$ cat run.sh
#!/bin/bash
# the make line also repeats each setting of config.mk as NAME=value (left out here)
make -C /OpenROAD-flow-scripts/flow DESIGN_CONFIG=/design/flow/config.mk WORK_HOME=/design/flow/orfs CLKGATE_MAP_FILE= finish
$ cat config.mk
export PLATFORM = sky130hd
export DESIGN_NAME = my_chip
export DESIGN_NICKNAME = my_chip
export VERILOG_FILES = /design/flow/design.v
export SDC_FILE = /design/flow/constraint.sdc
export NUM_CORES = 4
export LEC_CHECK = 0
export ABC_AREA = 1
export CAP_MARGIN = 0
export CELL_PAD_IN_SITES_DETAIL_PLACEMENT = 2
export CORE_ASPECT_RATIO = 0.59
export CORE_MARGIN = 6
export CORE_UTILIZATION = 59
export GPL_ROUTABILITY_DRIVEN = 1
export SETUP_SLACK_MARGIN = 1.74
export SLEW_MARGIN = 20
export TNS_END_PERCENT = 75
$ cat constraint.sdc
create_clock -name core_clock -period 12.6 [get_ports {clock}]
set_input_delay 2.5200 -clock core_clock [delete_from_list [all_inputs] [get_ports {clock}]]
set_output_delay 2.5200 -clock core_clock [all_outputs]
set_load 0.01 [all_outputs]
$ cat design.v
module huff_encoder (
	clk,
	reset,
	io_in,
	io_out
);
	input wire clk;
	input wire reset;
	input wire [11:0] io_in;
	output reg [11:0] io_out;
	reg [23:0] data_in;
	reg [8:0] freq_in;
	reg [1:0] count;
	reg [3:0] odd_idx;
	reg [3:0] even_idx;
	wire [56:0] initial_node;
	reg [2:0] state;
	reg [19:0] huff_tree [0:5];
	reg [56:0] in_huff_tree;
	reg [2:0] in_pad;
	wire [2:0] out_pad;
	wire [75:0] out_huff_tree;
	wire [18:0] merged_node;
	reg [8:0] encoded_value;
	reg [8:0] encoded_mask;
	reg done;
	reg [14:0] character;
	reg [2:0] encoded_value_h [0:5];
	reg [2:0] a;
	reg [2:0] b;
	reg [2:0] c;
	reg [2:0] encoded_value_l;
	reg [2:0] encoded_value_r;
	reg is_n_odd;
	freq_calc freq_calc_ins(
		.data_in(data_in),
		.freq_in(freq_in),
		.node(initial_node)
	);
	node_sorter node_sorter_ins(
		.clk(clk),
		.input_node(in_huff_tree[0+:57]),
		.input_pad(in_pad),
		.output_node(out_huff_tree[19+:57]),
		.output_pad(out_pad)
	);
	assign out_huff_tree[0+:19] = 19'b0;
	merge_nodes merge_nodes_ins(
		.min_node(out_huff_tree[57+:19]),
		.second_min_node(out_huff_tree[38+:19]),
		.merged_node(merged_node)
	);
	always @(posedge clk) begin : huffman_enc
		if (reset) begin
			state <= 3'b001;
			a <= 3'd0;
			b <= 3'b000;
			c <= 3'b000;
			done = 'b0;
			in_pad <= 3'b000;
			begin : sv2v_autoblock_1
				reg signed [31:0] i;
				for (i = 0; i < 3; i = i + 1)
					begin
						encoded_value[(2 - i) * 3+:3] = 'b0;
						encoded_mask[(2 - i) * 3+:3] = 'b0;
						in_huff_tree[((2 - i) * 19) + 18-:5] <= 'b0;
						in_huff_tree[((2 - i) * 19) + 13-:3] <= 'b0;
						in_huff_tree[((2 - i) * 19) + 10] <= 'b0;
						in_huff_tree[((2 - i) * 19) + 9-:5] <= 'b0;
						in_huff_tree[((2 - i) * 19) + 4-:5] <= 'b0;
						character[(2 - i) * 5+:5] = 'b0;
					end
			end
			begin : sv2v_autoblock_2
				reg signed [31:0] i;
				for (i = 0; i < 6; i = i + 1)
					begin
						encoded_value_h[i] = 'b0;
						huff_tree[i][19-:5] = 'b0;
						huff_tree[i][14] = 1'b0;
						huff_tree[i][3-:2] = 'b0;
						huff_tree[i][13-:5] = 'b0;
						huff_tree[i][8-:5] = 'b0;
						huff_tree[i][1-:2] = 'b0;
					end
			end
			encoded_value_l = 'b0;
			encoded_value_r = 'b0;
		end
		else
			case (state)
				3'b001: begin
					done = 'b0;
					io_out <= 'b0;
					a <= 'b0;
					b <= 'b0;
					if (io_in[11] == 1'b1) begin
						if (c < 3) begin
							data_in[(2 - c) * 8+:8] <= io_in[7:0];
							freq_in[(2 - c) * 3+:3] <= io_in[10:8];
						end
						c <= c + 1'b1;
					end
					state <= (c == 3 ? 3'b010 : 3'b001);
				end
				3'b010: begin
					count = 3;
					begin : sv2v_autoblock_3
						reg signed [31:0] i;
						for (i = 0; i < 3; i = i + 1)
							in_huff_tree[(2 - i) * 19+:19] <= initial_node[(2 - i) * 19+:19];
					end
					in_pad <= 3'b000;
					state <= 3'b011;
				end
				3'b011: state <= 3'b100;
				3'b100: begin
					in_huff_tree[38+:19] <= merged_node;
					in_huff_tree[0+:38] <= out_huff_tree[0+:38];
					in_pad <= {out_pad[2] | out_pad[1], out_pad[0], 1'b1};
					count = count - 1'b1;
					even_idx = count << 1'b1;
					odd_idx = even_idx + 1'b1;
					huff_tree[even_idx][19-:5] = out_huff_tree[75-:5];
					huff_tree[odd_idx][19-:5] = out_huff_tree[56-:5];
					huff_tree[even_idx][14] = out_huff_tree[67];
					huff_tree[odd_idx][14] = out_huff_tree[48];
					huff_tree[even_idx][13-:5] = out_huff_tree[66-:5];
					huff_tree[odd_idx][13-:5] = out_huff_tree[47-:5];
					huff_tree[even_idx][8-:5] = out_huff_tree[61-:5];
					huff_tree[odd_idx][8-:5] = out_huff_tree[42-:5];
					huff_tree[1][19-:5] = out_huff_tree[75-:5];
					huff_tree[1][14] = out_huff_tree[67];
					huff_tree[1][13-:5] = out_huff_tree[66-:5];
					huff_tree[1][8-:5] = out_huff_tree[61-:5];
					if (!(count[0] | count[1]))
						state <= 3'b101;
					else
						state <= 3'b011;
				end
				3'b101: begin
					begin : sv2v_autoblock_4
						reg signed [31:0] l;
						for (l = 5; l > 1; l = l - 1)
							begin : sv2v_autoblock_5
								reg signed [31:0] n;
								for (n = 1; n < 6; n = n + 1)
									if ((huff_tree[n][14] == 'b0) && ((huff_tree[n][13-:5] == huff_tree[l][19-:5]) || (huff_tree[n][8-:5] == huff_tree[l][19-:5])))
										huff_tree[l][3-:2] = n;
							end
					end
					begin : sv2v_autoblock_6
						reg signed [31:0] n;
						for (n = 2; n < 6; n = n + 1)
							huff_tree[n][1-:2] = huff_tree[huff_tree[n][3-:2]][1-:2] + 1'b1;
					end
					state <= 3'b110;
				end
				3'b110: begin
					begin : sv2v_autoblock_7
						reg signed [31:0] n;
						for (n = 2; n < 6; n = n + 1)
							begin
								encoded_value_l = encoded_value_h[huff_tree[n][3-:2]] << 1'b1;
								encoded_value_r = (encoded_value_h[huff_tree[n][3-:2]] << 1'b1) | 1'b1;
								is_n_odd = n[0];
								if (huff_tree[n][3-:2] != 1'b1)
									encoded_value_h[n] = (is_n_odd ? encoded_value_r : encoded_value_l);
								else if (huff_tree[n][3-:2] == 1'b1)
									encoded_value_h[n][0] = (is_n_odd ? 1'b1 : 1'b0);
							end
					end
					begin : sv2v_autoblock_8
						integer i;
						for (i = 0; i <= 2; i = i + 1)
							begin : sv2v_autoblock_9
								reg signed [31:0] n;
								for (n = 1; n < 6; n = n + 1)
									if ((huff_tree[n][19-:5] == data_in[((2 - i) * 8) + 3-:4]) && (huff_tree[n][14] == 'b1)) begin
										encoded_mask[(2 - i) * 3+:3] = (1'b1 << huff_tree[n][1-:2]) - 1'b1;
										encoded_value[(2 - i) * 3+:3] = encoded_value_h[n];
										character[(2 - i) * 5+:5] = huff_tree[n][19-:5];
									end
							end
					end
					state <= 3'b111;
				end
				3'b111: begin
					c <= 'b0;
					done = 1'b1;
					io_out[8:0] <= (b[0] == 1'b0 ? {done, 3'b011, (a > 2 ? 5'b00000 : character[(2 - a) * 5+:5])} : {done, 2'b00, encoded_mask[(2 - a) * 3+:3], encoded_value[(2 - a) * 3+:3]});
					b <= b + 1'b1;
					a <= (b[0] == 1'b1 ? a + 1 : a);
					state <= (a > 2 ? 3'b001 : 3'b111);
				end
				default: state <= 3'b001;
			endcase
	end
endmodule
module freq_calc (
	data_in,
	freq_in,
	node
);
	input wire [23:0] data_in;
	input wire [8:0] freq_in;
	output reg [56:0] node;
	always @(*) begin : sv2v_autoblock_1
		reg signed [31:0] i;
		for (i = 0; i < 3; i = i + 1)
			begin
				node[((2 - i) * 19) + 18-:5] = data_in[(2 - i) * 8+:8];
				node[((2 - i) * 19) + 13-:3] = freq_in[(2 - i) * 3+:3];
				node[((2 - i) * 19) + 9-:5] = 'b0;
				node[((2 - i) * 19) + 4-:5] = 'b0;
				node[((2 - i) * 19) + 10] = 1'b1;
			end
	end
endmodule
module node_sorter (
	clk,
	input_node,
	input_pad,
	output_node,
	output_pad
);
	input wire clk;
	input wire [56:0] input_node;
	input wire [2:0] input_pad;
	output reg [56:0] output_node;
	output reg [2:0] output_pad;
	reg [18:0] temp_node;
	reg [56:0] sort_tmp;
	reg [2:0] pad_tmp;
	always @(posedge clk) begin
		begin : sv2v_autoblock_1
			reg signed [31:0] i;
			for (i = 0; i < 3; i = i + 1)
				sort_tmp = input_node;
		end
		pad_tmp = input_pad;
		begin : sv2v_autoblock_2
			reg signed [31:0] j;
			for (j = 0; j < 2; j = j + 1)
				begin : sv2v_autoblock_3
					reg signed [31:0] k;
					for (k = 0; k < 2; k = k + 1)
						if (!(pad_tmp[2 - k] | pad_tmp[2 - (k + 1)]) && (((sort_tmp[((2 - k) * 19) + 13-:3] == sort_tmp[((2 - (k + 1)) * 19) + 13-:3]) && (sort_tmp[((2 - k) * 19) + 18-:5] > sort_tmp[((2 - (k + 1)) * 19) + 18-:5])) || (sort_tmp[((2 - k) * 19) + 13-:3] > sort_tmp[((2 - (k + 1)) * 19) + 13-:3]))) begin
							temp_node = sort_tmp[(2 - k) * 19+:19];
							sort_tmp[(2 - k) * 19+:19] = sort_tmp[(2 - (k + 1)) * 19+:19];
							sort_tmp[(2 - (k + 1)) * 19+:19] = temp_node;
							pad_tmp[2 - k] = 1'b0;
							pad_tmp[2 - (k + 1)] = 1'b0;
						end
				end
		end
		output_node <= sort_tmp;
		output_pad <= pad_tmp;
	end
endmodule
module merge_nodes (
	min_node,
	second_min_node,
	merged_node
);
	input wire [18:0] min_node;
	input wire [18:0] second_min_node;
	output wire [18:0] merged_node;
	assign merged_node[18-:5] = min_node[18-:5] + second_min_node[18-:5];
	assign merged_node[13-:3] = min_node[13-:3] + second_min_node[13-:3];
	assign merged_node[9-:5] = min_node[18-:5];
	assign merged_node[4-:5] = second_min_node[18-:5];
	assign merged_node[10] = 1'b0;
endmodule
`default_nettype none
module my_chip (
    input logic [11:0] io_in,  
    output logic [11:0] io_out,  
    input logic clock,
    input logic reset  
);
    huff_encoder DUT(.clk(clock), .reset(reset), .io_in(io_in), .io_out(io_out));  
endmodule
==> results of run 1 <==
## through the flow
stage / worst slack [ns] / power, W / cells / instance area, sq um
after floorplan: 6.63 / 0.00178 / 2778 / 19100
after global placement: 3.70 / 0.00201 / 3059 / 19200
==> summary.txt, run 1 <==
Notes on the flow outputs.

- The number of different library cells in the post-synthesis netlist reads 61.
- Of all flip-flops after synthesis, the portion carrying an async set or reset was 0.
- The flow did not finish.
- According to the floorplan report, the placeable core area is 31800 sq um.
- The floorplan has 50 rows.
- The synthesized instance count is 2775.
- The compound-cell area share of the yosys netlist reads 0.239.
- The port buffer count reads 18.
- The initial cell density of the core is 0.601.
- The stage at which the flow ended reads detailed placement.
- The routability congestion estimate reads 0.967.
- The portion of synthesized area spent on multiplexers is 0.00111.
- By count the netlist is led by 617 x sky130_fd_sc_hd__nand2_1, 347 x sky130_fd_sc_hd__o21ai_0, 263 x sky130_fd_sc_hd__inv_1.
- The vertical die dimension reported for this design is 150 um.
- The number of cells in Yosys stat is 2775.
- Measured along the x axis, the die boundary spans 246 um.
- The xor/xnor cell area share of the yosys netlist reads 0.0567.
- The yosys-reported design area after synthesis is 19100 sq um.
- The sequential share of the synthesized area is 0.328.
- The count of flip-flops with a built-in enable after synthesis reads 34.
- Summing every instance area after synthesis gives 19100 sq um.
- Summed over all instances, the cell type with the most area after synthesis is sky130_fd_sc_hd__dfxtp_1.
- Counting the warning lines in the Yosys log gives 5.
- For this design the top-level I/O count stands at 26.
- The synthesized-area fraction occupied by and/or/nand/nor cells reads 0.221.
- The overall chip area reads 37000 sq um.
- The dominant synthesized flop cell is sky130_fd_sc_hd__dfxtp_1.
- The most common cell in the synthesized netlist is sky130_fd_sc_hd__nand2_1.
- For reference, the top cells by area after synthesis are sky130_fd_sc_hd__dfxtp_1 27%, sky130_fd_sc_hd__nand2_1 12%, sky130_fd_sc_hd__o21ai_0 9.1%.
- The area fraction in full adders, half adders and majority gates is 0.0491.
- The first error in the log reads "[ERROR DPL-0033] detailed placement checks failed during check placement".
- The portion of synthesized cell area occupied by the leading cell type is 0.274.
- Per the post-synthesis stats, the area per cell is 6.89 sq um.
- In the synthesized netlist, the dominant kind of combinational cell is AND-OR/OR-AND gates.
- The synthesized design contains 296 register bits.
==> run 2: changes to the inputs <==
- CAP_MARGIN: 0 -> 40
- CORE_ASPECT_RATIO: 0.59 -> not set
- CORE_UTILIZATION: 59 -> 40
- GPL_ROUTABILITY_DRIVEN: 1 -> not set
- PLACE_DENSITY_LB_ADDON: not set -> 0.29
- SETUP_SLACK_MARGIN: 1.74 -> 2.36
- SLEW_MARGIN: 20 -> 0
- clock period: 12.6 -> 12.0 ns (I/O delays scaled with it)
==> run 2 against run 1 <==
  * Now clean on timing, DRC and antenna
  * Synthesized cell count unchanged
  * Die size up 44%
  * Area after synthesis unchanged
==> summary.txt, run 2 <==
Notes on the flow outputs.

- The global route stage reports its total congestion overflow as 0.
- The main area contributors are sky130_fd_sc_hd__dfxtp_1 27%, sky130_fd_sc_hd__nand2_1 12%, sky130_fd_sc_hd__o21ai_0 9.1%.
- The kind of launch point of the worst setup path is a register.
- The worst hold path startpoint is DUT.in_pad[2].
- The start of the worst register-to-register path reads DUT.in_huff_tree[34].
- The number of different library cells in the post-synthesis netlist reads 61.
- The average size of a mapped cell reads 6.89 sq um.
- The number of instances in the synthesized netlist is 2775.
- The net switching component of the power is 0.00180 W.
- The number of rows created at floorplan reads 79.
- The initial antenna violation count is 9.
- In the hold report, the worst path ends at DUT.node_sorter_ins.output_pad[2].
- The number of global-route vias before repair reads 25800.
- The dominant combinational cell family by area after synthesis is AND-OR/OR-AND gates.
- The worst register-to-register path ends at DUT.node_sorter_ins.output_node[26].
- The post-synth register bit count is 296.
- The worst-case headroom to the max-slew limit reads 0.333.
- The initial utilization of the core area, before any placement, comes to 0.408.
- The number of maximum-capacitance violations recorded for the run is 0.
- The endpoint type of the worst setup path reads a register.
- The required time at the endpoint of the critical path reads 12.48 ns.
- The power share of the combinational group is 0.389.
- The critical path in the final layout is reported with a setup slack of 2.16 ns.
- Counting I/O delays and the setup requirement, the final critical path takes 9.84 ns.
- The clock share of power reads 0.313.
- Yosys reports the multiplexer fraction of the synthesized area as 0.00111.
- The biggest cell delay along the critical path is 0.56 ns.
- The first-pass GRT wire length reads 172000 um.
- The synthesized-area fraction occupied by and/or/nand/nor cells reads 0.221.
- The final cycle utilization of the critical path reads 0.820.
- The total power divided by cell area is 186 nW/um^2.
- The count of endpoints failing setup in the final report reads 0.
- The timing report gives the worst reg2reg path a setup slack of 2.16 ns.
- The port buffer count is 18.
- TritonRoute reported its final design rule violation total as 0.
- Pin placement for this block handled 26 I/O pins.
- The first detailed-routing pass took 10 iterations.
- Of the total power, registers draw 0.298.
- The detailed router placed 24000 vias in this run.
- The static leakage is 8.85 nW.
- At the end of routability-driven placement, the weighted congestion stood at 0.936.
- The clock-net power is 0.00122 W.
- In the final timing run, aggregate negative setup slack is 0 ns.
- Per the synthesis report, the adder-cell share of the synthesized area is 0.0491.
- The placed instances occupy a cell area of 19600 sq um.
- The run finished with no timing, DRC or antenna violations.
- The total of warnings raised by yosys reads 5.
- The capture point of the worst path is DUT.node_sorter_ins.output_node[26].
- The pre-CTS setup check shows a worst slack of 2.92 ns.
- The number of buffers on the longest clock path is 3.
- The chip occupies 53200 sq um.
- The floorplan core area is 46900 sq um.
- The top fanout value on the critical path is 43.
- The detail-routed net length per standard cell reads 36.1 um.
- The worst-case hold slack reads 0.398 ns.
- At the worst endpoint, the arrival time is 10.32 ns.
- The total non-filler cell area in the finished layout reads 20900 sq um.
- The combinational power reported by the tool is 0.00151 W.
- For reference, the critical path is launched at DUT.in_huff_tree[34].
- The maximum level of the CTS H-tree is 2.
- The dominant delay contributor by cell family on the critical path reads AND-OR/OR-AND gates.
- The number of cells in Yosys stat is 2775.
- The overall track demand over capacity in global routing is 0.424.
- The xor/xnor cell area share of the yosys netlist is 0.0567.
- The logic depth of the worst setup path including buffers is 38.
- For this run the top cell type by instance count after synthesis was sky130_fd_sc_hd__nand2_1.
- The sum of net half-perimeters after detailed placement is 70100 um.
- The average vias per placed instance is 7.17.
- After synthesis, the share of flip-flops with an asynchronous set or reset is 0.
- The area added between synthesis and finish reads 9.56%.
- The root buffer cell reads sky130_fd_sc_hd__clkbuf_16.
- The warning total across the stage logs reads 37.
- The netlist area before placement is 19100 sq um.
- The sink count of the clock tree reads 296.
- Timing would allow up to 0.102 GHz.
- The cell internal power dissipation reads 0.00209 W.
- The actual transition at the worst max-transition pin reads 1.00 ns.
- The critical path's slowest cell is sky130_fd_sc_hd__o21ai_1.
- The count of flip-flops with a built-in enable after synthesis is 34.
- The height of the chip reads 231 um.
- Counting pins that exceed their max-slew limit in the final report gives 0.
- The largest net degree at the start of global routing reads 61.
- The number of clock buffers inserted by TritonCTS reads 38.
- The share of the Yosys chip area taken by registers is 0.328.
- The cell that appears most often on the critical path is sky130_fd_sc_hd__o21ai_0.
- The cell type that accounts for the most area after synthesis is sky130_fd_sc_hd__dfxtp_1.
- The detailed router's first-iteration violation count is 3365.
- The timing report notes that buffer and inverter cells on the critical path total 9.
- The yosys-reported design area after synthesis is 19100 sq um.
- The switching share of power reads 0.463.
- In the power breakdown, the biggest contributor is combinational logic.
- The filler cell count reads 5431.
- The path type of the worst min-delay path reads reg -> reg.
- The portion of synthesized cell area occupied by the leading cell type is 0.274.
- The clock latency on the worst-skew pair is 0.63 ns.
- The critical path is of the reg -> reg type.
- The wire length reported by the detailed router is 121000 um.
- The compound-cell area share of the yosys netlist is 0.239.
- The CTS tree reads done.
- The number of hold violations in the final report is 0.
- The report gives the cell count of the worst hold path as 0.
- For the worst flop-to-flop path, the logic depth is 38.
- The maximum vdd ir drop reads 0.910 mV.
- The commonest cells after synthesis are 617 x sky130_fd_sc_hd__nand2_1, 347 x sky130_fd_sc_hd__o21ai_0, 263 x sky130_fd_sc_hd__inv_1.
- The die is 231 um wide.
- Setup repair after global routing left no endpoint under its margin.
- The dominant synthesized flop cell reads sky130_fd_sc_hd__dfxtp_1.
- The clock transition at the registers of the reported paths is 0.07 ns.
- The sequential cell power is 0.00116 W.
- The clock arrives with 0.0501 ns of skew.
- The number of nets in the final layout is 2790.
- The post-detailed-route count of antenna-violating nets reads 0.
-- run 2: what timing repair did --
item | CTS | global route
hold buffers | 0 | 0
setup buffers | 0 | 3
resized | 4 | 10
cloned | 1 | 0
endpoints found under the setup margin | 18 | 19
-- run 2: metal layers --
layer | global-route usage | vias to the layer above | share of wire
li1 | - | 9209 | -
met1 | 0.465 | 11700 | 0.34
met2 | 0.699 | 2088 | 0.45
met3 | 0.112 | 935 | 0.10
met4 | 0.330 | 10 | 0.10
met5 | 0 | - | 0.0012
-- run 2: area by class of cell --
class,instances,area [sq um],share of cell area
multi-input combinational,2007,10900,0.520
sequential,296,6270,0.299
inverter,294,1120,0.0535
clock buffer,52,1050,0.0503
tap,607,759,0.0363
timing repair buffer,66,679,0.0324
clock inverter,15,163,0.00777
antenna,4,10.0,0.000478
timing repair inverter,1,7.51,0.000358
-- run 2: metrics by stage --
step	std cells	power, W	utilization
global placement	3249	0.00212	0.414
detailed placement	3257	0.00231	0.418
finish	3342	0.00389	0.447
floorplan	2778	0.00186	-
global route	3339	0.00392	0.447
CTS	3325	0.00365	0.444
==> run 3: changes to the inputs <==
- ABC_AREA: 1 -> not set
- CAP_MARGIN: 40 -> 20
- CELL_PAD_IN_SITES_DETAIL_PLACEMENT: 2 -> not set
- CORE_MARGIN: 6 -> 2
- CORE_UTILIZATION: 40 -> 72
- PLACE_DENSITY_LB_ADDON: 0.29 -> not set
- SETUP_SLACK_MARGIN: 2.36 -> not set
- SLEW_MARGIN: 0 -> 20
- TNS_END_PERCENT: 75 -> not set
- clock period: 12.0 -> 8.72 ns (I/O delays scaled with it)
==> run 3 against run 2 <==
  * Register-to-register slack worse by 1.6 ns
  * Flip-flop count unchanged
  * Clock skew decreased by 0.039 ns
  * First-iteration DRC count shrank 47%
  * Synthesized cell count is 18% lower
  * Largest cell class unchanged
  * Largest power group is now sequential cells
  * Highest routed layer is now met4
==> summary.txt, run 3 <==
Notes on the flow outputs.

- The number of global-route vias before repair came to 16100.
- The dominant power group in this design is sequential cells.
- The number of buffers on the longest clock path reads 3.
- The final antenna diode count reads 0.
- For this run, asynchronously set or reset flops after synthesis account for 0.
- Per the timing report, the most critical flop-to-flop path originates at DUT.in_huff_tree[34].
- The setup TNS after final layout reads 0 ns.
- Of the total power, the share spent switching nets is 0.327.
- The wire length reported by the detailed router reads 51400 um.
- The post-detailed-route count of antenna-violating nets reads 0.
- Post-synthesis, Yosys gives the total cell area as 19100 sq um.
- The total of warnings raised by yosys reads 5.
- The worst setup path is launched from a register.
- The area added between synthesis and finish reads 5.30%.
- The logic depth of the worst setup path including buffers is 34.
- Yosys instantiated no cell more often than sky130_fd_sc_hd__dfxtp_1.
- CTS placed an instance of sky130_fd_sc_hd__clkbuf_16 at the clock tree root.
- The run finished with no timing, DRC or antenna violations.
- The net switching component of the power is 0.00128 W.
- Sequential cells consume a total of 0.00152 W.
- The max-slew check reports its worst relative slack as 0.219.
- The routability congestion estimate reads 0.927.
- The required time at the endpoint of the critical path is 9.24 ns.
- The slack of the worst reg-to-reg path is 0.53 ns.
- Looking at area per cell type in the netlist, the leader is sky130_fd_sc_hd__dfxtp_1.
- The total number of vias is 16600.
- The netlist area before placement reads 19100 sq um.
- The synthesized-area fraction occupied by and/or/nand/nor cells reads 0.160.
- The overall chip area reads 27800 sq um.
- The average size of a mapped cell is 8.34 sq um.
- The largest individual stage delay along the critical path comes from the cell sky130_fd_sc_hd__a21oi_1.
- The first-pass GRT wire length reads 83100 um.
- The count of endpoints failing setup in the final report is 0.
- The dominant delay contributor by cell family on the critical path is AND-OR/OR-AND gates.
- Setup repair after global routing left no endpoint under its margin.
- Yosys reports the multiplexer fraction of the synthesized area as 0.0941.
- Synthesis produced 2288 cells.
- The number of clock sinks came to 296.
- The detailed router's first-iteration violation count is 1768.
- The top fanout value on the critical path reads 15.
- The CTS tree reads done.
- The main area contributors are sky130_fd_sc_hd__dfxtp_1 27%, sky130_fd_sc_hd__xor2_1 6.5%, sky130_fd_sc_hd__mux2i_1 6.3%.
- The script extracted a total leakage power of 8.24 nW.
- In the final report, the number of hold violations comes to 0.
- The initial cell density of the core reads 0.732.
- The warning total across the stage logs is 39.
- The capture point of the worst path is DUT.node_sorter_ins.output_node[37].
- The number of resized instances in the post-cts repair step reads 0.
- The total instance count after detailed placement is 2461.
- The number of nets in the final layout is 2245.
- Counting I/O delays and the setup requirement, the final critical path takes 8.19 ns.
- The filler cell count reads 1905.
- The buffers inserted during post-CTS setup optimization is 0.
- The area fraction in full adders, half adders and majority gates reads 0.0492.
- The maximum operating frequency is 0.122 GHz.
- The critical path class is reg -> reg.
- The port buffer count is 18.
- The sequential share of power reads 0.388.
- The iteration count of the initial detailed-routing pass reads 6.
- The compound-cell area share of the yosys netlist reads 0.185.
- The cell repeated most along the worst path reads sky130_fd_sc_hd__o21a_1.
- The cell depth of the worst min-delay path reads 0.
- The combinational gate power is 0.00109 W.
- The clock transition at the registers of the reported paths reads 0.07 ns.
- The top-level I/O count is 26.
- The number of cells in Yosys stat is 2288.
- The final cycle utilization of the critical path reads 0.939.
- Across the routed clock network, the largest skew measured is 0.0116 ns.
- Per STA, the startpoint of the critical path is DUT.in_huff_tree[34].
- After global routing the overflow that remains totals 0.
- The maximum level of the CTS H-tree is 1.
- For the pin with the worst max-slew slack, the measured transition is 1.17 ns.
- The number of hold buffers added after cts reads 0.
- Entering global routing, the biggest net connects 99 pins.
- The cell count of the worst reg-to-reg path reads 34.
- The dominant combinational cell family by area after synthesis reads AND-OR/OR-AND gates.
- The worst hold path startpoint is DUT.in_pad[0].
- After floorplanning, the core was divided into 59 placement rows.
- The sequential share of the synthesized area reads 0.328.
- The portion of synthesized cell area occupied by the leading cell type reads 0.275.
- The number of clock buffers inserted by TritonCTS is 31.
- The die is 167 um wide.
- The power share of the combinational group is 0.278.
- The maximum vdd ir drop reads 0.620 mV.
- Detailed placement ended at an HPWL of 34800 um.
- After synthesis, the most frequently instantiated cells are 262 x sky130_fd_sc_hd__dfxtp_1, 243 x sky130_fd_sc_hd__nand2_1, 203 x sky130_fd_sc_hd__nor2_1.
- The clock share of power is 0.334.
- Post-synth the commonest register cell is sky130_fd_sc_hd__dfxtp_1.
- The number of register bits inferred by synthesis reads 296.
- The report lists the power per cell area as 195 nW/um^2.
- The number of pins exceeding their max-slew limit in the final report is 0.
- The initial antenna violation count is 0.
- The biggest cell delay along the critical path reads 0.49 ns.
- After synthesis, the netlist uses 80 different library cells.
- The path type of the worst min-delay path reads reg -> reg.
- Counting flops with a built-in enable in the synthesized netlist gives 34.
- The arrival time reported for the critical path endpoint reads 8.71 ns.
- The worst setup path is captured at a register.
- The average vias per placed instance reads 6.61.
- The detail-routed net length per standard cell reads 20.4 um.
- The worst flop-to-flop path endpoint is DUT.node_sorter_ins.output_node[37].
- Counting both buffers and inverters, the worst setup path holds a total of 2.
- The count of placed standard cells in the final layout, fillers left out is 2518.
- The floorplan core area reads 26100 sq um.
- The number of violations of the max-capacitance limit is 0.
- The overall track demand over capacity in global routing reads 0.360.
- The number of remaining DRC errors reads 0.
- The height of the chip is 167 um.
- The cell internal power dissipation is 0.00264 W.
- The clock latency on the worst-skew pair is 0.58 ns.
- The path with the worst hold slack has its endpoint at DUT.node_sorter_ins.output_pad[0].
- The xor/xnor cell area share of the yosys netlist reads 0.121.
- The clock-net power is 0.00131 W.
run 3: cell type report:
class	instances	area [sq um]	area share
Inverter	73	274	0.0136
Tap cell	335	419	0.0209
Timing Repair Buffer	51	425	0.0212
Clock buffer	43	881	0.0438
Multi-Input combinational cell	1706	11700	0.582
Sequential cell	296	6270	0.312
Clock inverter	14	128	0.00635
run 3: metrics by stage:
step	setup slack, ns	total power (W)	hold slack (ns)	util	area [sq um]
global placement	0.777	0.00259	0.363	0.732	19100
floorplan	0.589	0.00231	0.414	-	19100
global route	0.0526	0.00407	0.392	0.771	20100
CTS	0.556	0.00391	0.371	0.770	20100
finish	0.530	0.00393	0.371	0.771	20100
detailed placement	0.576	0.00262	0.362	0.732	19100
run 3: routing by layer:
| layer | vias to the layer above | share of wire | global-route usage |
|---|---|---|---|
| met2 | 737 | 0.46 | 0.582 |
| met4 | 0 | 0.034 | 0.130 |
| met3 | 149 | 0.082 | 0.0575 |
| met1 | 8003 | 0.42 | 0.490 |
| li1 | 7750 | - | - |
| met5 | - | 0 | 0 |
==> run 4: changes to the inputs <==
- ABC_AREA: not set -> 1
- CAP_MARGIN: 20 -> 5
- CELL_PAD_IN_SITES_GLOBAL_PLACEMENT: not set -> 0
- CORE_ASPECT_RATIO: not set -> 1.01
- CORE_MARGIN: 2 -> 4
- CORE_UTILIZATION: 72 -> 38
- MAX_ROUTING_LAYER: not set -> met4
- PLACE_DENSITY: not set -> 0.69
- SETUP_SLACK_MARGIN: not set -> 0.26
- SLEW_MARGIN: 20 -> 40
- clock period: 8.72 -> 8.6 ns (I/O delays scaled with it)
==> run 4 against run 3 <==
  * Still clean on timing, DRC and antenna
  * Clock skew up 0.019 ns
  * Register-to-register slack better by 0.93 ns
  * Combinational power up 25%
  * Critical path depth up 2
  * Wire length up 14%
  * Clock power up 26%
  * Flip-flop count unchanged
  * Setup slack better by 0.93 ns
  * Sequential share of layout area down 1.1 points
  * Power up 17%
==> summary.txt, run 4 <==
Notes on the flow outputs.

- The capture point of the worst path is DUT.node_sorter_ins.output_node[25].
- The biggest cell delay along the critical path is 0.43 ns.
- The buffers inserted during post-CTS setup optimization reads 0.
- The net switching component of the power reads 0.00169 W.
- The compound-cell area share of the yosys netlist is 0.239.
- The slew check shows that the tightest pin keeps a relative margin of 0.392.
- According to the I/O placement log, the pin count is 26.
- The arrival time reported for the critical path endpoint reads 7.55 ns.
- The dominant delay contributor by cell family on the critical path is buffers and inverters.
- The share of total power dissipated in sequential elements is 0.344.
- The share of flip-flops with an asynchronous set or reset after synthesis is 0.
- The warning total across the stage logs reads 37.
- The kind of launch point of the worst setup path is a register.
- Per the detailed-route log, wirelength across all metal layers totals 58800 um.
- The top fanout value on the critical path reads 45.
- The overall chip area reads 54000 sq um.
- After routing, the total negative slack on setup checks comes to 0 ns.
- The detailed router's first-iteration violation count is 2042.
- The clock share of power is 0.360.
- The total number of vias reads 18700.
- The share of the Yosys chip area taken by registers is 0.328.
- The critical path class is reg -> reg.
- The clock-net power is 0.00165 W.
- The yosys-reported design area after synthesis is 19100 sq um.
- Subtracting the final worst setup slack from the clock period gives 7.14 ns.
- The met3 global-route usage reads 0.0298.
- The cell depth of the worst min-delay path reads 0.
- The worst-case hold slack reads 0.368 ns.
- The initial antenna violation count is 0.
- The final antenna diode count is 0.
- The number of maximum-capacitance violations recorded for the run is 0.
- The number of cells in Yosys stat reads 2775.
- The average size of a mapped cell reads 6.89 sq um.
- The number of pins exceeding their max-slew limit in the final report reads 0.
- From synthesis to final layout, the design area changed by 8.84%.
- The post-detailed-route count of antenna-violating nets reads 0.
- CTS added clock buffers totalling 35.
- Based on the critical path, the design can be clocked at up to 0.140 GHz.
- The switching share of power is 0.369.
- Setup repair after global routing left no endpoint under its margin.
- The number of resized instances in the post-cts repair step is 0.
- The number of hold violations in the final report is 0.
- The cell sitting at the root of the clock tree is a sky130_fd_sc_hd__clkbuf_16.
- The start of the worst register-to-register path reads DUT.in_huff_tree[35].
- Ranked by instance count, the synthesized netlist is headed by 617 x sky130_fd_sc_hd__nand2_1, 347 x sky130_fd_sc_hd__o21ai_0, 263 x sky130_fd_sc_hd__inv_1.
- The capture point of the worst register-to-register path is recorded as DUT.node_sorter_ins.output_node[25].
- The number of remaining DRC errors is 0.
- The run finished with no timing, DRC or antenna violations.
- The worst-case IR drop observed on VDD is 0.711 mV.
- The longest clock path from root to sink contains 3 buffers.
- The CTS tree is done.
- met1 track demand over resource after global routing is 0.290.
- In this run, synthesis inferred 34 flip-flops with an integrated enable.
- The library cell with the highest instance count after synthesis reads sky130_fd_sc_hd__nand2_1.
- The detail-routed net length per standard cell reads 17.4 um.
- The final cycle utilization of the critical path reads 0.830.
- The actual transition at the worst max-transition pin is 0.911 ns.
- The placement summary gives the final routability congestion estimate as 0.968.
- The cell count of the worst reg-to-reg path reads 36.
- The share of synthesized area in the top cell type comes to 0.274.
- The number of global-route vias before repair is 16700.
- Per the OpenROAD power report, leakage power amounts to 8.76 nW.
- Clock-pin slew was measured on the worst setup and hold paths at 0.06 ns.
- The critical path's slowest cell is sky130_fd_sc_hd__buf_4.
- The combinational gate power is 0.00136 W.
- Entering global routing, the biggest net connects 74 pins.
- The count of endpoints failing setup in the final report reads 0.
- The slack of the worst reg-to-reg path is 1.46 ns.
- Counting distinct cell types in the post-synthesis netlist gives 61.
- In this run the number of H-tree levels came out at 2.
- The netlist area before placement reads 19100 sq um.
- The die is 231 um wide.
- The layer carrying the most global-route usage is met2.
- Power comes to 0.00459 W.
- The first-pass GRT wire length is 92400 um.
- In this run the tool buffered the top-level ports with 18 buffer cells.
- The required time at the endpoint of the critical path reads 9.02 ns.
- The logic depth of the worst setup path including buffers reads 36.
- The height of the chip reads 233 um.
- Clock tree synthesis found a total of 296 sinks.
- The met2 track utilization from global routing reads 0.339.
- The launch point of the worst path reads DUT.in_huff_tree[35].
- The number of register bits inferred by synthesis is 296.
- The dominant combinational cell family by area after synthesis reads AND-OR/OR-AND gates.
- The power share of the combinational group reads 0.297.
- The number of rows created at floorplan is 82.
- The group drawing the most power reads the clock network.
- The number of instances in the synthesized netlist reads 2775.
- The sequential cell power reads 0.00158 W.
- The placed instance area is 19500 sq um.
- In the final layout, the fill cell count is 5172.
- STA shows the worst min-delay path finishing at DUT.node_sorter_ins.output_pad[2].
- Of the total synthesized cell area, the portion taken by full adders, half adders and majority gates is 0.0491.
- Looking at the cell usage after synthesis, the top flip-flop cell is sky130_fd_sc_hd__dfxtp_1.
- Per the synthesis report, the simple-gate share of the synthesized area is 0.221.
- At the floorplan stage, the core utilization is reported as 0.385.
- The sum of net half-perimeters after detailed placement reads 40700 um.
- The cell taking the most area after synthesis is sky130_fd_sc_hd__dfxtp_1.
- STA classifies the critical path endpoint as a register.
- The total non-filler cell area in the finished layout is 20800 sq um.
- By area the synthesized netlist is led by sky130_fd_sc_hd__dfxtp_1 27%, sky130_fd_sc_hd__nand2_1 12%, sky130_fd_sc_hd__o21ai_0 9.1%.
- The total power divided by cell area is 221 nW/um^2.
- The min-delay analysis places its worst path in the category reg -> reg.
- The total of warnings raised by yosys is 5.
- The worst hold path startpoint reads DUT.in_pad[2].
- The xor/xnor cell area share of the yosys netlist reads 0.0567.
- The floorplan core area reads 49700 sq um.
- The remaining global-route overflow reads 0.
- The internal power of the cells totals 0.00290 W.
- The number of nets in the final layout is 2764.
- The global routing report lists combined usage of all routing layers as 0.216.
- The iteration count of the initial detailed-routing pass is 6.
- After synthesis, the share of cell area in mux cells is 0.00111.
- The number of buffer and inverter instances along the worst setup path reads 7.
- The number of hold buffers added after cts reads 0.
- The average vias per placed instance reads 5.54.
- The worst clock skew on the final layout is 0.0309 ns.
- At the later pin of the worst-skew pair, clock insertion delay measures 0.55 ns.
-- run 4: layout make-up --
class | count | area (sq um) | area share
sequential | 296 | 6270 | 0.301
timing repair buffer | 44 | 378 | 0.0182
inverter | 294 | 1110 | 0.0534
clock buffer | 47 | 1040 | 0.0502
clock inverter | 17 | 255 | 0.0123
tap | 672 | 841 | 0.0404
multi-input combinational | 2007 | 10900 | 0.524
-- run 4: through the flow --
step / instances / setup WS [ns] / utilization
global route: 3377 / 0.629 / 0.419
CTS: 3377 / 1.44 / 0.419
detailed placement: 3313 / 1.47 / 0.393
floorplan: 2778 / 2.63 / -
finish: 3377 / 1.46 / 0.419
global placement: 3312 / 1.59 / 0.392
-- run 4: metal layers --
layer  share of wire  wire, um
met5               0         0
met4           0.034      1980
met3           0.086      5060
met2            0.44     26100
met1            0.44     25700
==> run 5: changes to the inputs <==
- CAP_MARGIN: 5 -> 20
- CELL_PAD_IN_SITES_GLOBAL_PLACEMENT: 0 -> not set
- CORE_ASPECT_RATIO: 1.01 -> not set
- CORE_MARGIN: 4 -> 2
- CORE_UTILIZATION: 38 -> 72
- CTS_CLUSTER_SIZE: not set -> 74
- MAX_ROUTING_LAYER: met4 -> not set
- PLACE_DENSITY: 0.69 -> not set
- SETUP_SLACK_MARGIN: 0.26 -> 0.58
- SLEW_MARGIN: 40 -> 20
- clock period: 8.6 -> 6.18 ns (I/O delays scaled with it)
==> run 5 against run 4 <==
  * The run now fails in global routing
  * Die size shrank 48%
  * Synthesized cell count is the same
  * Area after synthesis is the same
==> summary.txt, run 5 <==
Notes on the flow outputs.

- The run stopped with a tool error.
- The stage at which the flow ended reads global routing.
- The portion of synthesized cell area occupied by the leading cell type is 0.274.
- Once placement completed, the tool counted placed cells totaling 2975.
- The floorplan step set the die width to 167 um.
- The portion of netlist area occupied by mux cells reads 0.00111.
- The port buffer count reads 18.
- During synthesis, Yosys emitted a total of 5 warnings.
- The number of register bits inferred by synthesis is 296.
- The core region is 26100 sq um.
- The netlist area before placement is 19100 sq um.
- The initial cell density of the core reads 0.734.
- Yosys reports a chip area of 19100 sq um.
- The number of cells in Yosys stat is 2775.
- Per the synthesis report, the AND-OR/OR-AND share of the synthesized area is 0.239.
- The placed instance area is 19000 sq um.
- Per the synthesis report, the adder-cell share of the synthesized area is 0.0491.
- The synthesized design spends more area on one cell type than any other, namely sky130_fd_sc_hd__dfxtp_1.
- The number of instances in the synthesized netlist is 2775.
- The count of flip-flops with a built-in enable after synthesis reads 34.
- The overall chip area reads 27900 sq um.
- The average size of a mapped cell is 6.89 sq um.
- The dominant combinational cell family by area after synthesis reads AND-OR/OR-AND gates.
- The dominant synthesized flop cell is sky130_fd_sc_hd__dfxtp_1.
- By area the synthesized netlist is led by sky130_fd_sc_hd__dfxtp_1 27%, sky130_fd_sc_hd__nand2_1 12%, sky130_fd_sc_hd__o21ai_0 9.1%.
- The cell-mix breakdown from Yosys lists the simple-gate area share as 0.221.
- The sink count of the clock tree reads 296.
- The maximum level of the CTS H-tree reads 2.
- The sum of net half-perimeters after detailed placement is 41600 um.
- The placement summary gives the final routability congestion estimate as 0.993.
- The number of clock buffers inserted by TritonCTS reads 34.
- The top-level I/O count is 26.
- Of the synthesized area, sequential elements account for 0.328.
- The number of rows created at floorplan is 59.
- The root buffer cell is sky130_fd_sc_hd__clkbuf_16.
- Of the total synthesized cell area, the portion taken by XOR and XNOR cells is 0.0567.
- The share of flip-flops with an asynchronous set or reset after synthesis is 0.
- The height of the chip is 167 um.
- Sorting the synthesis cell report by count puts at the top sky130_fd_sc_hd__nand2_1.
- The number of different library cells in the post-synthesis netlist is 61.
- Ranked by instance count, the synthesized netlist is headed by 617 x sky130_fd_sc_hd__nand2_1, 347 x sky130_fd_sc_hd__o21ai_0, 263 x sky130_fd_sc_hd__inv_1.
- The number of buffers on the longest clock path reads 3.
[run 5: through the flow]
stage | total power, W | setup WS, ns
4_1_cts | 0.00760 | 0.575
3_5_place_dp | 0.00421 | -0.122
3_3_place_gp | 0.00409 | 0.184
2_1_floorplan | 0.00366 | 0.583
[run 5: repair_timing]
action                                  4_1_cts
pin swaps                                    34
resized                                     125
setup buffers                                33
gates cloned                                  7
hold buffers                                  0
endpoints found under the setup margin       38
hold endpoints to repair                      0
==> run 6: changes to the inputs <==
- CTS_CLUSTER_SIZE: 74 -> 96
- clock period: 6.18 -> 1.95 ns (I/O delays scaled with it)
==> run 6 against run 5 <==
  * The flow stops in clock tree synthesis
  * Area after synthesis stayed put
  * Die size stayed put
  * Synthesized cell count stayed put
==> summary.txt, run 6 <==
Notes on the flow outputs.

- The library cell with the highest instance count after synthesis reads sky130_fd_sc_hd__nand2_1.
- The initial cell density of the core reads 0.734.
- Counting the warning lines in the Yosys log gives 5.
- The portion of synthesized cell area occupied by the leading cell type reads 0.274.
- The dominant combinational cell family by area after synthesis reads AND-OR/OR-AND gates.
- The count of flip-flops with a built-in enable after synthesis reads 34.
- The stage at which the flow ended reads clock tree synthesis.
- The run stopped with a tool error.
- The number of rows created at floorplan reads 59.
- The netlist area before placement reads 19100 sq um.
- The main area contributors are sky130_fd_sc_hd__dfxtp_1 27%, sky130_fd_sc_hd__nand2_1 12%, sky130_fd_sc_hd__o21ai_0 9.1%.
- The first error in the log reads "[ERROR DPL-0033] detailed placement checks failed during check placement".
- Per the synth stats, the proportion of register bits with asynchronous set or reset is 0.
- The number of instances in the synthesized netlist is 2775.
- The compound-cell area share of the yosys netlist is 0.239.
- The portion of netlist area occupied by mux cells is 0.00111.
- In the placement report, post-DP HPWL is listed as 54300 um.
- Yosys reports that the most numerous cell types are 617 x sky130_fd_sc_hd__nand2_1, 347 x sky130_fd_sc_hd__o21ai_0, 263 x sky130_fd_sc_hd__inv_1.
- Per the synth stats, the flop cell with the highest instance count is sky130_fd_sc_hd__dfxtp_1.
- Measured along the y axis, the die boundary spans 167 um.
- RePlAce ended its routability-driven mode at a weighted congestion of 1.12.
- The overall chip area reads 27900 sq um.
- The average size of a mapped cell is 6.89 sq um.
- The yosys-reported design area after synthesis is 19100 sq um.
- Per the synthesis report, the XOR/XNOR share of the synthesized area is 0.0567.
- The port buffer count is 18.
- After synthesis, the design contains 2775 cells according to Yosys.
- The cell taking the most area after synthesis reads sky130_fd_sc_hd__dfxtp_1.
- The sequential share of the synthesized area reads 0.328.
- The total instance count after detailed placement reads 3450.
- The number of register bits inferred by synthesis reads 296.
- The number of different library cells in the post-synthesis netlist is 61.
- In this run, the synthesized area fraction spent on and/or/nand/nor cells is recorded as 0.221.
- The top-level I/O count is 26.
- The floorplan core area reads 26100 sq um.
- The die width is 167 um.
- The area fraction in full adders, half adders and majority gates is 0.0491.
## run 6: metrics by stage
stage | hold slack [ns] | worst slack, ns | area (sq um)
3_5_place_dp | 0.426 | -3.76 | 23500
3_3_place_gp | 0.391 | -3.17 | 23500
2_1_floorplan | 0.388 | -3.25 | 20100
==> run 7: changes to the inputs <==
- CAP_MARGIN: 20 -> 5
- CELL_PAD_IN_SITES_GLOBAL_PLACEMENT: not set -> 0
- CORE_UTILIZATION: 72 -> 38
- CTS_CLUSTER_SIZE: 96 -> not set
- MAX_ROUTING_LAYER: not set -> met4
- PLACE_DENSITY: not set -> 0.69
- SETUP_SLACK_MARGIN: 0.58 -> not set
- SLEW_MARGIN: 20 -> 40
- clock period: 1.95 -> 8.6 ns (I/O delays scaled with it)
==> run 7 against run 6 <==
  * The run now finishes clean
  * Die size up 87%
  * Area after synthesis is the same
  * Synthesized cell count did not move
==> summary.txt, run 7 <==
Notes on the flow outputs.

- The power report attributes to the clock group a share of 0.342.
- The flow ran to the end and the layout has no timing, DRC or antenna violations.
- At the end of routability-driven placement, the weighted congestion stood at 0.950.
- The logic depth of the worst setup path including buffers reads 35.
- The routed design shows a wire length per standard cell of 17.5 um.
- The number of buffers on the longest clock path is 3.
- The cell taking the most area after synthesis is sky130_fd_sc_hd__dfxtp_1.
- The number of rows created at floorplan is 82.
- The number of cells in Yosys stat is 2775.
- In this run the maximum-capacitance check reported violations numbering 0.
- Checking hold timing, the worst path is listed with class reg -> reg.
- The maximum vdd ir drop is 0.568 mV.
- The netlist area before placement is 19100 sq um.
- The share of flip-flops with an asynchronous set or reset after synthesis reads 0.
- The pin closest to its max-slew limit shows a slew of 0.886 ns.
- The root buffer cell reads sky130_fd_sc_hd__clkbuf_16.
- The net switching component of the power is 0.00172 W.
- met1 track demand over resource after global routing is 0.304.
- The warning total across the stage logs reads 37.
- The wire length reported by the detailed router reads 59200 um.
- The total instance count after detailed placement is 3312.
- The area fraction in full adders, half adders and majority gates is 0.0491.
- The script computed the net switching share of total power as 0.382.
- The main area contributors are sky130_fd_sc_hd__dfxtp_1 27%, sky130_fd_sc_hd__nand2_1 12%, sky130_fd_sc_hd__o21ai_0 9.1%.
- The slack of the worst reg-to-reg path is 1.67 ns.
- The clock-net power reads 0.00154 W.
- The total power divided by cell area is 217 nW/um^2.
- Summed over all layers, the global routing overflow is 0.
- The overall track demand over capacity in global routing is 0.228.
- Per the post-run analysis, buffers plus inverters along the critical path come to 6.
- The floorplan core area is 49900 sq um.
- The count of flip-flops with a built-in enable after synthesis reads 34.
- The filler cells instantiated in the layout total 5268.
- The iteration count recorded for the first detailed-route pass is 6.
- From the final report, the count of setup violators was given as 0.
- The cell-mix breakdown from Yosys lists the compound-gate area share as 0.239.
- The number of clock buffers inserted by TritonCTS reads 35.
- The overall chip area is 52100 sq um.
- Looking at the clock tree report, the H-tree level count equals 2.
- In the post-synthesis netlist, the cell with the most instances is sky130_fd_sc_hd__nand2_1.
- The first-pass GRT wire length is 93900 um.
- The group drawing the most power is sequential cells.
- The number of pins exceeding their max-slew limit in the final report reads 0.
- Along the worst path, the maximum fanout reaches 30.
- The clock period could shrink to 6.93 ns.
- The synthesized-area fraction occupied by and/or/nand/nor cells reads 0.221.
- The biggest cell delay along the critical path is 0.40 ns.
- The worst hold path was traced through 0 stages.
- The number of global-route vias before repair reads 16900.
- For this run, the top clock speed supported by timing is 0.144 GHz.
- The detail route stage leaves a number of antenna-violating nets equal to 0.
- In the final timing run, aggregate negative setup slack is 0 ns.
- Entering global routing, the biggest net connects 75 pins.
- In this run the horizontal extent of the chip is 228 um.
- The post-route utilization of the core is recorded as 0.415.
- The worst register-to-register path has a depth of 35.
- The CTS tree reads done.
- The worst clock skew on the final layout is 0.0283 ns.
- The number of instances in the synthesized netlist is 2775.
- The buffers inserted during post-CTS setup optimization is 0.
- The script parses the final routing iteration and logs DRC violations as 0.
- The number of register bits inferred by synthesis reads 296.
- The dominant combinational cell family by area after synthesis is AND-OR/OR-AND gates.
- Setup repair after global routing left no endpoint under its margin.
- The sum of net half-perimeters after detailed placement reads 40800 um.
- The sink count of the clock tree reads 296.
- The number of nets in the final layout reads 2763.
- The arrival time reported for the critical path endpoint is 7.36 ns.
- The final antenna diode count is 0.
- The number of different library cells in the post-synthesis netlist is 61.
- The portion of synthesized cell area occupied by the leading cell type is 0.274.
- The top-level I/O count is 26.
- The static leakage reads 8.69 nW.
- Per STA, the endpoint of the critical path is DUT.node_sorter_ins.output_node[21].
- The layer flagged by global routing as most heavily used is met2.
- The worst flop-to-flop path endpoint is DUT.node_sorter_ins.output_node[21].
- The final cycle utilization of the critical path reads 0.806.
- The portion of netlist area occupied by mux cells is 0.00111.
- Routing resource usage on met2 recorded by global route was 0.348.
- Yosys reports that the most numerous cell types are 617 x sky130_fd_sc_hd__nand2_1, 347 x sky130_fd_sc_hd__o21ai_0, 263 x sky130_fd_sc_hd__inv_1.
- The clock latency on the worst-skew pair is 0.57 ns.
- The count of placed standard cells in the final layout, fillers left out reads 3375.
- Once iteration 0 of detailed routing completed, the report listed 1992 DRC markers.
- The yosys-reported design area after synthesis is 19100 sq um.
- On the worst setup and hold paths after CTS, the clock-pin slew comes to 0.06 ns.
- The port buffer count is 18.
- The area added between synthesis and finish is 8.25%.
- In this run, power in combinational logic comes to 0.00138 W.
- The met3 global-route usage is 0.0394.
- The critical path's slowest cell is sky130_fd_sc_hd__inv_1.
- For reference, the final report shows the hold violation count at 0.
- The endpoint type of the worst setup path reads a register.
- The cell repeated most along the worst path reads sky130_fd_sc_hd__o21ai_0.
- The timing report attributes the biggest portion of critical-path delay to AND-OR/OR-AND gates.
- The height of the chip reads 228 um.
- The report puts the hold buffer count at CTS at 0.
- The worst-case headroom to the max-slew limit is 0.409.
- The total number of vias reads 18700.
- The xor/xnor cell area share of the yosys netlist is 0.0567.
- Looking at the reg2reg group, the worst path starts from DUT.in_huff_tree[37].
- The dominant synthesized flop cell is sky130_fd_sc_hd__dfxtp_1.
- The launch point of the worst path reads DUT.in_huff_tree[37].
- For this run, the number of Yosys warnings is 5.
- The share of the core area taken by cells at floorplan is 0.383.
- The average size of a mapped cell reads 6.89 sq um.
- The required time at the endpoint of the critical path reads 9.03 ns.
- Using the TritonRoute via totals, the vias-per-cell ratio works out to 5.55.
- The power share of the combinational group is 0.307.
- The critical path class reads reg -> reg.
- The worst hold path endpoint is DUT.node_sorter_ins.output_pad[2].
- The number of resized instances in the post-cts repair step reads 0.
- The sequential cell power reads 0.00158 W.
- The kind of launch point of the worst setup path is a register.
- The initial antenna violation count reads 0.
- The power report attributes to the sequential group a share of 0.351.
- The sequential share of the synthesized area is 0.328.
- The cell internal power dissipation reads 0.00278 W.
- The worst hold path startpoint is DUT.in_pad[2].
run 7: metal layers:
metal  part of all wire  wire length, um
met1               0.44            25900
met2               0.44            26300
met3              0.083             4910
met4              0.034             2000
met5                  0                0
run 7: stage by stage:
stage / power (W) / hold WS (ns) / setup slack [ns] / cell area (sq um)
after floorplan: 0.00260 / 0.388 / 2.63 / 19100
after global placement: 0.00295 / 0.359 / 1.48 / 19400
after detailed placement: 0.00298 / 0.361 / 1.41 / 19500
after CTS: 0.00451 / 0.371 / 1.41 / 20700
after global routing: 0.00479 / 0.384 / 0.712 / 20700
final: 0.00450 / 0.362 / 1.67 / 20700
run 7: cell type report:
cell class,instances,area (sq um),area share
tap,672,841,0.0406
sequential,296,6270,0.303
multi-input combinational,2007,10900,0.527
clock buffer,45,963,0.0466
inverter,294,1110,0.0537
clock inverter,18,211,0.0102
timing repair buffer,43,390,0.0189
==> run 8: changes to the inputs <==
- CORE_UTILIZATION: 38 -> 72
- CTS_CLUSTER_DIAMETER: not set -> 125
- PLACE_DENSITY: 0.69 -> 0.64
- SETUP_SLACK_MARGIN: not set -> 1.29
- clock period: 8.6 -> 5.54 ns (I/O delays scaled with it)
==> run 8 against run 7 <==
  * Synthesized cell count unchanged
  * Die size decreased by 47%
  * Area after synthesis unchanged
  * The flow now stops in global routing
==> summary.txt, run 8 <==
Notes on the flow outputs.

- The horizontal die dimension reported for this design is 167 um.
- The number of instances in the synthesized netlist reads 2775.
- Dividing the synthesized area by the synthesized cell count gives 6.89 sq um.
- For reference, the top cells by area after synthesis are sky130_fd_sc_hd__dfxtp_1 27%, sky130_fd_sc_hd__nand2_1 12%, sky130_fd_sc_hd__o21ai_0 9.1%.
- The portion of netlist area occupied by mux cells reads 0.00111.
- The maximum level of the CTS H-tree is 1.
- For reference, the top cells by count after synthesis are 617 x sky130_fd_sc_hd__nand2_1, 347 x sky130_fd_sc_hd__o21ai_0, 263 x sky130_fd_sc_hd__inv_1.
- The total of warnings raised by yosys reads 5.
- The root buffer cell reads sky130_fd_sc_hd__clkbuf_16.
- The overall chip area reads 27900 sq um.
- The dominant synthesized flop cell is sky130_fd_sc_hd__dfxtp_1.
- The yosys-reported design area after synthesis is 19100 sq um.
- The initialized floorplan defines 59 standard-cell rows.
- In this run, the synthesized area fraction spent on and/or/nand/nor cells is recorded as 0.221.
- The run stopped with a tool error.
- The number of buffers on the longest clock path is 3.
- The share of flip-flops with an asynchronous set or reset after synthesis reads 0.
- The cell taking the most area after synthesis reads sky130_fd_sc_hd__dfxtp_1.
- The number of register bits inferred by synthesis reads 296.
- The number of cells in Yosys stat reads 2775.
- The routability congestion estimate reads 1.07.
- The count of flip-flops with a built-in enable after synthesis is 34.
- Per the synthesis report, the XOR/XNOR share of the synthesized area is 0.0567.
- The initial cell density of the core reads 0.734.
- The sum of net half-perimeters after detailed placement reads 42400 um.
- Sorting the synthesis cell report by count puts at the top sky130_fd_sc_hd__nand2_1.
- The die is 167 um tall.
- The total instance count after detailed placement is 2986.
- The stage at which the flow ended reads global routing.
- For reference, the top logic cell family by area is AND-OR/OR-AND gates.
- Per Yosys stat, the portion of area used by sequential elements is 0.328.
- The number of clock buffers inserted by TritonCTS reads 31.
- The portion of synthesized cell area occupied by the leading cell type reads 0.274.
- Synthesis instantiated 61 different standard cells from the library.
- The number of clock sinks came to 296.
- The compound-cell area share of the yosys netlist reads 0.239.
- The area fraction in full adders, half adders and majority gates reads 0.0491.
- The port buffer count is 18.
- The floorplan core area is 26100 sq um.
- Summing every instance area after synthesis gives 19100 sq um.
- The top-level I/O count reads 26.
-- run 8: stage by stage --
stage                     setup WS, ns  cell area (sq um)  hold WS, ns  setup TNS, ns
after floorplan                  0.335              19300        0.388              0
after global placement           0.153              19200        0.357              0
after detailed placement        -0.194              19200        0.366          -3.53
after CTS                       0.0763              21000        0.378              0
-- run 8: what timing repair did --
| item | CTS |
|---|---|
| gates cloned | 5 |
| hold buffers | 0 |
| pin swaps | 25 |
| endpoints found under the hold margin | 0 |
| gates resized | 98 |
| setup endpoints to repair | 66 |
| buffers inserted | 30 |
==> run 9: changes to the inputs <==
- CAP_MARGIN: 5 -> 20
- CELL_PAD_IN_SITES_GLOBAL_PLACEMENT: 0 -> not set
- CTS_CLUSTER_DIAMETER: 125 -> 396
- MAX_ROUTING_LAYER: met4 -> not set
- PLACE_DENSITY: 0.64 -> 0.37
- SETUP_SLACK_MARGIN: 1.29 -> -0.37
- SLEW_MARGIN: 40 -> 20
- clock period: 5.54 -> 5.25 ns (I/O delays scaled with it)
==> run 9 against run 8 <==
  * The layout now fails its checks (setup timing)
  * Area after synthesis stayed put
  * Synthesized cell count stayed put
  * Die size unchanged
==> summary.txt, run 9 <==
Notes on the flow outputs.

- The commonest cells after synthesis are 617 x sky130_fd_sc_hd__nand2_1, 347 x sky130_fd_sc_hd__o21ai_0, 263 x sky130_fd_sc_hd__inv_1.
- The routed design has 71000 um of wire.
- The number of remaining DRC errors is 0.
- The clock drives 296 sinks.
- The final cycle utilization of the critical path is 1.21.
- The worst flop-to-flop path endpoint reads DUT.node_sorter_ins.output_node[13].
- The buffer_ports step reported a buffer count of 18.
- The data required time reported for the critical path is 5.70 ns.
- In this run the power spent charging and discharging nets is 0.00391 W.
- The portion of synthesized cell area occupied by the leading cell type reads 0.274.
- Once routing completed, OpenROAD measured the worst setup slack at -1.13 ns.
- The total non-filler cell area in the finished layout is 21200 sq um.
- The overall chip area is 27900 sq um.
- The arrival time reported for the critical path endpoint reads 6.83 ns.
- The synthesized design contains 34 enable-type register cells.
- The routability congestion estimate reads 1.01.
- For this run, the register share of the synthesized area comes to 0.328.
- Of the total power, registers draw 0.281.
- The endpoint type of the worst setup path is a register.
- The overall track demand over capacity in global routing reads 0.436.
- The number of different library cells in the post-synthesis netlist reads 61.
- The clock period minus worst slack is 6.38 ns.
- Per the CTS log, the buffer count on the longest clock path is 3.
- The cell-mix breakdown from Yosys lists the compound-gate area share as 0.239.
- The worst clock skew on the final layout is 0.0326 ns.
- The cell internal power dissipation is 0.00543 W.
- In this run the most critical hold path is launched from DUT.in_pad[2].
- Yosys reported a register bit count of 296.
- The switching share of power reads 0.418.
- The count of endpoints failing setup in the final report is 38.
- Looking at the clock tree report, the H-tree level count equals 1.
- The number of buffer and inverter instances along the worst setup path reads 6.
- The dominant synthesized flop cell is sky130_fd_sc_hd__dfxtp_1.
- The detailed router's first-iteration violation count reads 4528.
- Detailed placement finished with a half-perimeter wire length of 42200 um.
- The share of total power dissipated in the clock network is 0.265.
- The final power report lists total power as 0.00934 W.
- The end-of-flow core utilization is 0.813.
- The final antenna diode count reads 0.
- The initial cell density of the core is 0.734.
- The root buffer cell reads sky130_fd_sc_hd__clkbuf_16.
- The start of the worst register-to-register path is DUT.in_huff_tree[36].
- The tool flagged a number of max-cap violations equal to 0.
- The placed instance area reads 19400 sq um.
- The post-detailed-route count of antenna-violating nets is 0.
- Of the total power, combinational logic draws 0.454.
- The die width is 167 um.
- Logic depth along the worst register-to-register path is recorded as 36.
- The first global-routing pass estimated 99200 um of wire.
- The number of cells in Yosys stat is 2775.
- The clock transition at the registers of the reported paths is 0.07 ns.
- The maximum operating frequency reads 0.157 GHz.
- The worst setup path is launched from a register.
- TritonCTS created 31 clock buffers.
- The actual transition at the worst max-transition pin is 1.18 ns.
- The clock-net power reads 0.00248 W.
- The worst-case headroom to the max-slew limit is 0.211.
- The share of flip-flops with an asynchronous set or reset after synthesis is 0.
- The worst-case hold slack is 0.386 ns.
- The clock latency on the worst-skew pair reads 0.60 ns.
- The cell depth of the worst min-delay path reads 0.
- The logic depth of the worst setup path including buffers is 36.
- The average vias per placed instance is 6.98.
- Setup repair after global routing could not meet its margin everywhere.
- The dominant combinational cell family by area after synthesis is AND-OR/OR-AND gates.
- Each instance of the synthesized netlist takes up on average 6.89 sq um.
- The path type of the worst min-delay path reads reg -> reg.
- Entering global routing, the biggest net connects 71 pins.
- The capture point of the worst path reads DUT.node_sorter_ins.output_node[13].
- Of all cell types, the one taking the most synthesized area is sky130_fd_sc_hd__dfxtp_1.
- The number of global-route vias before repair is 19400.
- Row generation in the floorplan step produced 59 rows.
- Setup slack on the worst path after placement came out at -0.518 ns.
- The area added between synthesis and finish is 10.8%.
- Endpoints failing hold in the final report were tallied at 0.
- Counting the warning lines in the Yosys log gives 5.
- The checks that failed: setup timing.
- The number of instances in the synthesized netlist is 2775.
- Of the total synthesized cell area, the portion taken by XOR and XNOR cells is 0.0567.
- The largest part of the power goes to combinational logic.
- The top fanout value on the critical path reads 8.
- The sequential cell power is 0.00262 W.
- The biggest cell delay along the critical path reads 0.35 ns.
- At the end of the flow, the number of nets in the layout was 2824.
- The number of pins exceeding their max-slew limit in the final report is 0.
- Yosys attributes the largest share of cell area to sky130_fd_sc_hd__dfxtp_1 27%, sky130_fd_sc_hd__nand2_1 12%, sky130_fd_sc_hd__o21ai_0 9.1%.
- The cell-mix breakdown from Yosys lists the adder-cell area share as 0.0491.
- The power report puts the leakage power at 9.09 nW.
- The synthesized-area fraction occupied by and/or/nand/nor cells reads 0.221.
- Looking at the setup timing report, the critical path kind is reg -> reg.
- The library cell with the highest instance count after synthesis reads sky130_fd_sc_hd__nand2_1.
- According to the floorplan report, the placeable core area is 26100 sq um.
- Measured along the y axis, the die boundary spans 167 um.
- The launch point of the worst path reads DUT.in_huff_tree[36].
- The total power divided by cell area is 441 nW/um^2.
- The critical path's slowest cell reads sky130_fd_sc_hd__dfxtp_2.
- The remaining global-route overflow is 0.
- The total number of vias is 21600.
- The slack of the worst reg-to-reg path is -1.13 ns.
- The run finished, with violations left.
- Warnings raised by the tools during the run amount to 40.
- The detail-routed net length per standard cell reads 22.9 um.
- The dominant delay contributor by cell family on the critical path is simple AND/OR/NAND/NOR gates.
- Measured against the total synthesized area, the mux share comes to 0.00111.
- Among the stages of the critical path, the cell type that occurs most often is sky130_fd_sc_hd__nand4_1.
- The CTS tree reads done.
- The stat command in Yosys gives a chip area of 19100 sq um.
- The filler cell count reads 1673.
- The initial antenna violation count came to 0.
- The top-level I/O count is 26.
- The combinational gate power is 0.00424 W.
- The iteration count of the initial detailed-routing pass reads 9.
- VDD sags by at most 1.27 mV.
- The worst hold path endpoint reads DUT.node_sorter_ins.output_pad[2].
- Before any placement, the netlist area is recorded as 19100 sq um.
## run 9: per-stage QoR
step                      TNS (ns)  std cells
final                       -37.34       3098
after global routing        -41.71       3098
after CTS                   -10.28       3089
after detailed placement    -17.69       3029
after global placement       -9.60       3029
after floorplan             -12.29       2778
## run 9: layer usage
metal	vias up	routed length, um	global-route usage	share of wire
met5	-	0	0	0
met4	0	5800	0.227	0.082
met3	621	10400	0.0894	0.15
met2	2016	29800	0.678	0.42
met1	9656	25000	0.574	0.35
li1	9317	-	-	-
## run 9: what timing repair did
item                       CTS  global route
hold buffers                 0             0
setup endpoints to repair   38            38
hold endpoints to repair     0             0
cloned                       1             4
gates resized               16           131
buffers inserted             1             4
pin swaps                    0            32
## run 9: cell type report
| cell class | instances | area [sq um] | share of cell area |
|---|---|---|---|
| repair buffers | 107 | 956 | 0.0451 |
| flip-flops and latches | 296 | 6270 | 0.296 |
| multi-input cells | 2007 | 11300 | 0.532 |
| clock buffers | 42 | 888 | 0.0419 |
| repair inverters | 1 | 7.51 | 0.000354 |
| inverters | 294 | 1130 | 0.0535 |
| well taps | 335 | 419 | 0.0198 |
| clock inverters | 16 | 238 | 0.0112 |
Power figures rest on the tool's default switching activity, not on a simulated workload.
